## attitude_estimation
module attitude_estimation(
    input clk,
    input reset,
    output SCLK,
    output MOSI,
    input  MISO_G,
    output SS_G,
    input  MISO_A,
    output SS_A,
    output [15:0] gyro_x,
    output [15:0] gyro_y,
    output [15:0] accl_x,
    output [15:0] accl_y,
    output [15:0] accl_z
    );
Settings: LEC_CHECK=0, CAP_MARGIN=20, CORE_MARGIN=2, CORE_UTILIZATION=72, MAX_ROUTING_LAYER=met4, PLACE_DENSITY_LB_ADDON=0.0, SETUP_SLACK_MARGIN=3.21, SLEW_MARGIN=20; clock period 10.8 ns.
run.sh (not shown) runs the stock make flow with config.mk's settings and CLKGATE_MAP_FILE=.
The starting point stopped in 5_1_grt (GRT-0232).
Edit:
CORE_UTILIZATION = 10   (was 72)
MAX_ROUTING_LAYER = unset   (was met4)
PLACE_DENSITY_LB_ADDON = unset   (was 0.0)
SETUP_SLACK_MARGIN = unset   (was 3.21)
clock period = 22.1 ns   (was 10.8 ns; I/O delays follow)
After rerunning:
- This time the run ran to the end with no violations
- die area came out higher to 7.1 times its value
- synthesized area does not change
- synthesized cell count is unchanged
Edit:
CORE_UTILIZATION = 72   (was 10)
CTS_CLUSTER_SIZE = 51   (was unset)
PLACE_DENSITY = 0.35   (was unset)
SETUP_SLACK_MARGIN = 1.36   (was unset)
clock period = 5.42 ns   (was 22.1 ns; I/O delays follow)
Result: The changed run died in 4_1_cts. Die size falls by 86%. Synthesized cell count stays the same. Area after synthesis does not change.
Edit:
CORE_UTILIZATION = 26   (was 72)
CTS_CLUSTER_SIZE = unset   (was 51)
PLACE_DENSITY = unset   (was 0.35)
SETUP_SLACK_MARGIN = unset   (was 1.36)
clock period = 14.6 ns   (was 5.42 ns; I/O delays follow)
Effect: Now the flow completed without violations; die size rose to 2.7 times its value; area after synthesis stays the same; synthesized cell count stays the same.
Edit:
ABC_AREA = 1   (was unset)
CORE_UTILIZATION = 72   (was 26)
CTS_CLUSTER_DIAMETER = 384   (was unset)
SETUP_SLACK_MARGIN = 0.76   (was unset)
clock period = 6.19 ns   (was 14.6 ns; I/O delays follow)
The changed run did not get past 4_1_cts with DPL-0038.
Synthesized area goes up by 7.5%.
Synthesized cell count goes up by 32%.
Die area goes down by 61%.

Starting RTL as in the previous note.
Settings: LEC_CHECK=0, ABC_AREA=1, CAP_MARGIN=15, CORE_MARGIN=2, CORE_UTILIZATION=72, CTS_CLUSTER_DIAMETER=87, PLACE_DENSITY=0.36, SLEW_MARGIN=20; clock period 11.4 ns.
==> next run, changes <==
- ABC_AREA: 1 -> 0
- CAP_MARGIN: 15 -> 20
- CORE_UTILIZATION: 72 -> 70
- CTS_CLUSTER_DIAMETER: 87 -> not set
- GPL_ROUTABILITY_DRIVEN: not set -> 1
- GPL_TIMING_DRIVEN: not set -> 1
- MAX_ROUTING_LAYER: not set -> met4
- PLACE_DENSITY: 0.36 -> not set
- PLACE_DENSITY_LB_ADDON: not set -> 0.0
- TNS_END_PERCENT: not set -> 40
What happened:
- The new run finished but fails on negative setup slack
- synthesized area falls by about 7%
- flip-flop count stays the same
- setup slack got worse by 500 ps
- register-to-register slack is worse by 500 ps
- clock power decreases by 8.2%
- final cell count came out lower by about 17%
- hold slack improved by 14 ps
- global-route usage shrinks by 5.1 points
- non-clock buffer count is higher by 343
- critical path depth went up by 1
- power decreases by 22%
==> next run, changes <==
- CORE_ASPECT_RATIO: not set -> 1.04
- PLACE_DENSITY_LB_ADDON: 0.0 -> not set
- clock period: 11.4 -> 15.1 ns (I/O delays scaled with it)
Outcome: With this change the flow completed without violations; via count came out lower by a little under a tenth; setup slack gains 1500 ps; power came out lower by a quarter to a third; clock power came out lower by a quarter to a third.

== try-fjord ==
Starting RTL as in the previous note.
clock: 10.9 ns
lec_check: 0
abc_area: 1
cap_margin: 20
core_margin: 2
core_utilization: 70
cts_cluster_diameter: 206
place_density_lb_addon: 0.01
slew_margin: 20
Changes in try-harbor relative to try-fjord:
- clearing PLACE_DENSITY_LB_ADDON, which used to be 0.01
- swapping 70 for 40 in CORE_UTILIZATION
- clearing ABC_AREA, which used to be 1
- clearing CTS_CLUSTER_DIAMETER, which used to be 206
- swapping 10.9 for 16.0 in the clock period (ns, I/O delays scaled along)
### Flow results
Comparing try-harbor and try-fjord, the higher part of the power in registers is on try-harbor.
Diff try-fjord -> try-harbor: power went down, total routed wirelength lower, violation count after the first detailed-route iteration saw a decrease.
Critical path launch point = bridge.register_buffer[31]: try-harbor; critical path launch point = bridge.register_buffer[7]: try-fjord
Input changes introduced in try-zinc (baseline for comparison: try-harbor):
- an added SETUP_SLACK_MARGIN of 1.36
- a change of CORE_UTILIZATION from 40 to 72
- a change of the clock period (ns, I/O delays scaled along) from 16.0 to 5.42
[summary]
try-zinc did not finish; the tool stopped in 4_1_cts with error DPL-0038. From try-harbor to try-zinc the numbers moved as follows: share of flip-flops with an asynchronous set or reset after synthesis roughly the same; chip area went down by about 44%; vertical die size decreased by 81 um relative to the old numbers. Area of the core in try-zinc is about 45% lower than in try-harbor. Total instance count after detailed placement in try-zinc is about 12% higher than in try-harbor.
The following lists how try-sierra was set up differently from try-zinc:
- MAX_ROUTING_LAYER now met4, previously not set
- PLACE_DENSITY now 0.35, previously not set
- SETUP_SLACK_MARGIN now 3.19, was 1.36
- the clock period (ns, I/O delays scaled along) now 10.8, was 5.42
==> results <==
Of try-zinc and try-sierra, not a single run came through the flow clean.
try-zinc never completed; the flow aborted with a tool error in 4_1_cts.
Looking at try-zinc and try-sierra, the synthesized area per cell is a wash.
Post-synthesis async set-or-reset flop share: try-sierra vs try-zinc identical
try-zinc → try-sierra: count of input and output buffers held steady, I/O pin total was more or less identical, HPWL after detailed placement went down, floorplan core density did not really move.
Changes in try-nickel relative to try-sierra:
- removing MAX_ROUTING_LAYER (formerly met4)
- removing SETUP_SLACK_MARGIN (formerly 3.19)
- changing CAP_MARGIN from 20 to 15
- changing PLACE_DENSITY from 0.35 to 0.36
Notes after the runs:
try-nickel: all stages done; final checks FAILED (negative setup slack). From try-nickel to try-sierra, die height did not move at all. try-nickel vs. try-sierra: worst setup slack after placement has increased, share of synthesized cell area in and, or, nand and nor gates has remained practically unchanged. Summary of try-nickel over try-sierra: buffers inserted during post-CTS setup optimization climbed 9; CTS buffer count moved down. try-nickel ended with less placer's final routability congestion estimate than try-sierra. | number of gates resized after CTS | try-nickel vs try-sierra | about 18% lower |.

== job 8167 ==
Starting RTL as in the previous note.
// attitude_estimation
module attitude_estimation(
    input clk,
    input reset,
    output SCLK,
    output MOSI,
    input  MISO_G,
    output SS_G,
    input  MISO_A,
    output SS_A,
    output [15:0] gyro_x,
    output [15:0] gyro_y,
    output [15:0] accl_x,
    output [15:0] accl_y,
    output [15:0] accl_z
    );
==> flow/config.mk <==
export PLATFORM = sky130hd
export DESIGN_NAME = attitude_estimation
export DESIGN_NICKNAME = attitude_estimation
export VERILOG_FILES = /design/flow/design.v
export SDC_FILE = /design/flow/constraint.sdc
export NUM_CORES = 4
export LEC_CHECK = 0
export CAP_MARGIN = 20
export CELL_PAD_IN_SITES_DETAIL_PLACEMENT = 1
export CELL_PAD_IN_SITES_GLOBAL_PLACEMENT = 1
export CORE_MARGIN = 2
export CORE_UTILIZATION = 40
export GPL_ROUTABILITY_DRIVEN = 0
export PLACE_DENSITY = 0.87
export SLEW_MARGIN = 20
export TNS_END_PERCENT = 80
==> flow/constraint.sdc <==
create_clock -name core_clock -period 12.0 [get_ports {clk}]
set_input_delay 2.4000 -clock core_clock [delete_from_list [all_inputs] [get_ports {clk}]]
set_output_delay 2.4000 -clock core_clock [all_outputs]
set_load 0.01 [all_outputs]
Completing all stages was not enough for job 8167: its layout failed the final checks because of setup timing.
Changes in job 2312 relative to job 8167:
Settings: clearing GPL_ROUTABILITY_DRIVEN, which used to be 0; clearing TNS_END_PERCENT, which used to be 80; clearing CELL_PAD_IN_SITES_GLOBAL_PLACEMENT, which used to be 1; clearing PLACE_DENSITY, which used to be 0.87; clearing CELL_PAD_IN_SITES_DETAIL_PLACEMENT, which used to be 1; swapping 12.0 for 25.0 in the clock period (ns, I/O delays scaled along).
==> comparison <==
- Looking at the reports, job 2312 completed the entire flow and the layout it produced met the timing, design-rule and antenna checks.
- Measured against each other, job 2312 and job 8167 differ in number of global-route vias before repair, the lower figure coming from job 2312.
- Compared job 2312 against job 8167; share of power burned in combinational logic within noise.
- For job 2312, the cell with the largest stage delay on the worst path was dfxtp_1, unlike job 8167, where it was fa_1.
- The termination of the worst setup path comes out preprocessor.Unit_Delay3_out1[3] in one run and preprocessor.Unit_Delay_out1[13] in the other, namely in job 2312 and job 8167 respectively.
- Summary of job 2312 over job 8167: detail-routed via count per cell lower; non-clock buffer count lower; wire length the detailed router placed on met1 lower; total track usage lower; post-synthesis simple-gate area fraction roughly the same.
The inputs of job 5649 differ from those of job 2312 as listed below.
Settings: swapping 40 for 65 in CORE_UTILIZATION; putting MAX_ROUTING_LAYER at met4 where nothing was set; swapping 25.0 for 10.8 in the clock period (ns, I/O delays scaled along).
--- outcome ---
Summary of job 5649 over job 2312: worst setup slack decreased by 11.21 ns relative to the old numbers, power density relative to cell area rose by 93%, number of post-CTS setup repair buffers higher. Job 5649 finished all stages; however, its layout fails the closing checks, the failures being setup timing. Job 5649 ended up with met4 as its uppermost metal layer occupied by signal nets; job 2312 ended up with met5.

Starting RTL as in the previous note.
Design attitude_estimation, start of the top module:
module attitude_estimation(
    input clk,
    input reset,
    output SCLK,
    output MOSI,
    input  MISO_G,
    output SS_G,
    input  MISO_A,
    output SS_A,
    output [15:0] gyro_x,
    output [15:0] gyro_y,
    output [15:0] accl_x,
    output [15:0] accl_y,
    output [15:0] accl_z
    );
    wire read_ready;
    wire [7:0] read_data;
    wire TREADY;
    wire TVALID;
    wire [103:0] TDATA;
    spi_master master (.clk(clk),
                       .reset(reset),
                       .read_ready(read_ready),
                       .read_data(read_data),
                       .SCLK(SCLK),
                       .MOSI(MOSI),
                       .MISO_G(MISO_G),
                       .SS_G(SS_G),
                       .MISO_A(MISO_A),
                       .SS_A(SS_A));
    spi_axis_bridge bridge (.clk(clk),
                            .reset(reset),
                            .read_ready(read_ready),
                            .read_data(read_data),
                            .TREADY(TREADY),
                            .TVALID(TVALID),
                            .TDATA(TDATA));
    preprocessor preprocessor (.clk(clk),
                               .reset(reset),
                               .RAW_GYRO_X({TDATA[95:88], TDATA[103:96]}),
  ...
Settings: LEC_CHECK=0, ABC_AREA=1, CAP_MARGIN=20, CORE_MARGIN=2, CORE_UTILIZATION=72, CTS_CLUSTER_SIZE=72, PLACE_DENSITY_LB_ADDON=0.01, SETUP_SLACK_MARGIN=-0.64, SLEW_MARGIN=20; clock period 8.82 ns.
The starting point aborted during clock tree synthesis with DPL-0038.
Next try:
- ABC_AREA: 1 -> unset
- CTS_CLUSTER_SIZE: 72 -> unset
- MAX_ROUTING_LAYER: unset -> met4
- SETUP_SLACK_MARGIN: -0.64 -> 3.21
- clock period: 8.82 -> 10.8 ns (I/O delays scaled with it)
This time the run failed in global routing (GRT-0232).
Synthesized area went down by 7.0%.
Die area went down by 6.9%.
Synthesized cell count went down by 24%.
Next try:
- PLACE_DENSITY_LB_ADDON: 0.01 -> 0.0
- SETUP_SLACK_MARGIN: 3.21 -> 3.19
Outcome: The changed run ended with an error in global routing with GRT-0232. Area after synthesis is unchanged. Die size does not change. Synthesized cell count does not change.
Next try:
- CTS_CLUSTER_DIAMETER: unset -> 291
- PLACE_DENSITY: unset -> 0.66
- PLACE_DENSITY_LB_ADDON: 0.0 -> unset
- SETUP_SLACK_MARGIN: 3.19 -> unset
After rerunning: With this change the flow completed, yet does not pass: capacitance limit, slew limit, setup timing. Area after synthesis does not change. Die size is unchanged. Synthesized cell count stays the same.
Next try:
- CORE_UTILIZATION: 72 -> 40
- CTS_CLUSTER_DIAMETER: 291 -> unset
- MAX_ROUTING_LAYER: met4 -> unset
- PLACE_DENSITY: 0.66 -> unset
- clock period: 10.8 -> 14.6 ns (I/O delays scaled with it)
Now the flow completed with no timing, DRC or antenna violations.
Clock power decreases by 32%.
Via count decreases by about 30%.
Routed wire length decreases by about 50%.
Design area decreases by 15%.
Total power decreases by 29%.
Sequential share of layout area increases by 1.6 points.
Worst hold slack gets worse by 0.013 ns.
Clock skew decreases by 0.0054 ns.
Flip-flop count stays the same.
Cell count decreases by 2.0%.
Next try:
- CORE_UTILIZATION: 40 -> 70
- PLACE_DENSITY_LB_ADDON: unset -> 0.0
- clock period: 14.6 -> 11.0 ns (I/O delays scaled with it)
=>
- Now the flow finished with setup timing left
- power came out higher by 30%
- register-to-register slack degrades by 1.9 ns
- die area came out lower by 42%
- sequential share of layout area came out lower by 1.4 points
- clock-buffer cell count came out lower by 11
- first-iteration DRC count came out higher by 140%
- setup slack degrades by 1.9 ns
- via count came out higher by 21%
Power and IR drop assume default switching activity.
